Setup of run A:
==> flow/design.v <==
`timescale 1ns / 1ps
module FIFO(clk, rst, wr_en, rd_en, buf_in, buf_out, buf_empty, buf_full, fifo_counter);
input clk, rst, wr_en, rd_en;
input [7:0] buf_in;
output [7:0] buf_out;
output buf_empty, buf_full;
output [6:0] fifo_counter;
reg [7:0] buf_out;
reg buf_empty, buf_full;
reg [6:0] fifo_counter;
reg [5:0] rd_ptr, wr_ptr;
reg [7:0] buf_mem[63:0];
always@ (fifo_counter) begin
    buf_empty = (fifo_counter == 0);  
    buf_full = (fifo_counter == 64);  
end
always @(posedge clk or posedge rst) begin
    if( rst )  
        fifo_counter <= 0;
    else if((!buf_full && wr_en) && (!buf_empty && rd_en))  
        fifo_counter <= fifo_counter;
    else if (!buf_full && wr_en)  
        fifo_counter <= fifo_counter + 1;
    else if (!buf_empty && rd_en)  
        fifo_counter <= fifo_counter - 1;
    else  
        fifo_counter <= fifo_counter;
end
always @(posedge clk or posedge rst) begin
    if (rst)  
        buf_out <= 0;
    else begin
        if (rd_en && !buf_empty)
            buf_out <= buf_mem[rd_ptr];
        else  
            buf_out <= buf_out;
    end
end
always @(posedge clk) begin
    if (!buf_full && wr_en)
        buf_mem[wr_ptr] <= buf_in;
    else
        buf_mem[wr_ptr] <= buf_mem[wr_ptr];
end
always @(posedge clk or posedge rst) begin
    if(rst) begin
        wr_ptr <= 0;
        rd_ptr <= 0;
    end
    else begin
        if (!buf_full && wr_en)  
            wr_ptr <= wr_ptr + 1;
        else  
            wr_ptr <= wr_ptr;
        if (!buf_empty && rd_en)  
            rd_ptr <= rd_ptr + 1;
        else  
            rd_ptr <= rd_ptr;               
    end
end
endmodule
Settings: LEC_CHECK=0, ABC_AREA=0, CAP_MARGIN=35, CORE_MARGIN=5, CORE_UTILIZATION=67, GPL_ROUTABILITY_DRIVEN=1, MIN_ROUTING_LAYER=met2, PLACE_DENSITY=0.45, SLEW_MARGIN=20; clock period 4.46 ns.
run.sh (not shown) runs the stock make flow with config.mk's settings and CLKGATE_MAP_FILE=.
Run A: full flow OK, the timing, DRC and antenna checks passed
> inputs changed (run A -> run B)
-- flow/config.mk --
<<< run A, line 9
export CAP_MARGIN = 35
>>> run B, line 9
export CAP_MARGIN = 20
<<< run A, line 11
export CORE_UTILIZATION = 67
export GPL_ROUTABILITY_DRIVEN = 1
export MIN_ROUTING_LAYER = met2
>>> run B, line 11
export CORE_UTILIZATION = 16
==> flow/constraint.sdc <==
create_clock -name core_clock -period 2.05 [get_ports {clk}]
set_input_delay 0.4100 -clock core_clock [delete_from_list [all_inputs] [get_ports {clk}]]
set_output_delay 0.4100 -clock core_clock [all_outputs]
set_load 0.01 [all_outputs]
==> results <==
In run B the implementation completed, yet the final layout does not meet the checks, the culprit being negative setup slack.
Final cycle utilization of the critical path: run B vs run A up 53 points
The run showing the greater sequential power is run B.
Of run A and run B, run B shows the higher number of clock buffers inserted by TritonCTS, with run A below it.
Re arrival time reported for the critical path endpoint: run A and run B aren't equal, and the higher value belongs to run B.
For the post-route met1 wirelength, run B came in 24000 um higher than run A did.
What run C does differently from run B at the input level:
-- flow/config.mk --
<<< run B, line 9
export CAP_MARGIN = 20
>>> run C, line 9
export CAP_MARGIN = 35
<<< run B, line 11
export CORE_UTILIZATION = 16
>>> run C, line 11
export CORE_UTILIZATION = 67
export GPL_ROUTABILITY_DRIVEN = 0
export MIN_ROUTING_LAYER = met1
<<< run B, line 13
>>> run C, line 15
export SETUP_SLACK_MARGIN = 1.02
==> flow/constraint.sdc <==
create_clock -name core_clock -period 3.45 [get_ports {clk}]
set_input_delay 0.6900 -clock core_clock [delete_from_list [all_inputs] [get_ports {clk}]]
set_output_delay 0.6900 -clock core_clock [all_outputs]
set_load 0.01 [all_outputs]
Findings:
- FAIL: run B; every other run in run C and run B is clean
- Complete run, failing final checks: run B, reason negative setup slack.
- Changes observed in run C relative to run B: yosys synthesis chip area about even, via count of the first global-routing pass fell about 4%.
- As of run C, power consumption had fallen by more than a quarter compared to run B.
- Run B leaves less setup margin than run C.
### run C -> run D
-- flow/config.mk --
<<< run C, line 8
export ABC_AREA = 0
export CAP_MARGIN = 35
export CORE_MARGIN = 5
export CORE_UTILIZATION = 67
export GPL_ROUTABILITY_DRIVEN = 0
export MIN_ROUTING_LAYER = met1
export PLACE_DENSITY = 0.45
export SETUP_SLACK_MARGIN = 1.02
>>> run D, line 8
export CAP_MARGIN = 20
export CORE_MARGIN = 2
export CORE_UTILIZATION = 40
==> flow/constraint.sdc <==
create_clock -name core_clock -period 3.71 [get_ports {clk}]
set_input_delay 0.7420 -clock core_clock [delete_from_list [all_inputs] [get_ports {clk}]]
set_output_delay 0.7420 -clock core_clock [all_outputs]
set_load 0.01 [all_outputs]
[summary]
- Summary of run D over run C: clock-buffer cell count moved up, part of the power in registers went up by 1.3 points, initial standard-cell utilization of the core decreased by 27 points relative to the old numbers.
- Internal cell power went down by a few percent going from run C to run D.
- Run C fits on a die that is smaller than the die of run D.
- Run D: violation count after the first detailed-route iteration 195 below run C
- Against run C, placement row count in run D rose by more than a quarter.


// FIFO: RTL as listed in full above, without the edits since
clock: 3.06 ns
lec_check: 0
cap_margin: 20
cell_pad_in_sites_global_placement: 0
core_aspect_ratio: 0.98
core_margin: 2
core_utilization: 72
cts_cluster_diameter: 349
cts_cluster_size: 14
gpl_timing_driven: 1
max_routing_layer: met4
place_density_lb_addon: 0.02
setup_slack_margin: 0.87
slew_margin: 25
tns_end_percent: 60
Next try:
- ABC_AREA: unset -> 1
- CELL_PAD_IN_SITES_GLOBAL_PLACEMENT: 0 -> unset
- CORE_ASPECT_RATIO: 0.98 -> unset
- CTS_CLUSTER_DIAMETER: 349 -> unset
- CTS_CLUSTER_SIZE: 14 -> unset
- GPL_TIMING_DRIVEN: 1 -> unset
- MAX_ROUTING_LAYER: met4 -> unset
- PLACE_DENSITY_LB_ADDON: 0.02 -> unset
- SETUP_SLACK_MARGIN: 0.87 -> unset
- SLEW_MARGIN: 25 -> 20
- TNS_END_PERCENT: 60 -> unset
- clock period: 3.06 -> 6.49 ns (I/O delays scaled with it)
Sequential power is lower by 53%.
Total power is lower by 50%.
Worst setup slack is better by 2.2 ns.
Next try:
- ABC_AREA: 1 -> unset
- CORE_UTILIZATION: 72 -> 70
- clock period: 6.49 -> 2.08 ns (I/O delays scaled with it)
Outcome:
- Now the flow completed, yet does not pass: setup timing
- synthesized area falls by a few percent
- cell area rises by a few percent
- clock power rises to 3.2 times its value
- synthesized cell count falls by well over a third
- setup slack gets worse by 3.1 ns
Next try:
- ABC_AREA: unset -> 1
- CORE_UTILIZATION: 70 -> 72
- CTS_CLUSTER_DIAMETER: unset -> 30
- PLACE_DENSITY_LB_ADDON: unset -> 0.06
- SETUP_SLACK_MARGIN: unset -> 0.58
What happened: Now the flow never finished: it broke off in global routing (5_1_grt) on GRT-0232. Synthesized area climbs by 7.5%. Die size grows by 4.4%. Synthesized cell count rose by about 90%.
Next try:
- ABC_AREA: 1 -> unset
- CTS_CLUSTER_DIAMETER: 30 -> unset
- PLACE_DENSITY_LB_ADDON: 0.06 -> unset
- SETUP_SLACK_MARGIN: 0.58 -> -0.19
=> This time the run finished but failed the layout checks on setup timing; die area decreases by 6.8%; area after synthesis decreases by 7.0%; synthesized cell count decreases by 48%.
Next try:
- CORE_UTILIZATION: 72 -> 41
- SETUP_SLACK_MARGIN: -0.19 -> unset
- clock period: 2.08 -> 3.71 ns (I/O delays scaled with it)
With this change the flow ran to the end with no violations.
Clock power goes down by 42%.
Worst setup slack improves by 0.85 ns.
Final cell count rose by 10%.
Global-route usage shrinks by 17 points.
Sequential share of layout area is higher by 4.2 points.
Power and IR drop assume default switching activity.
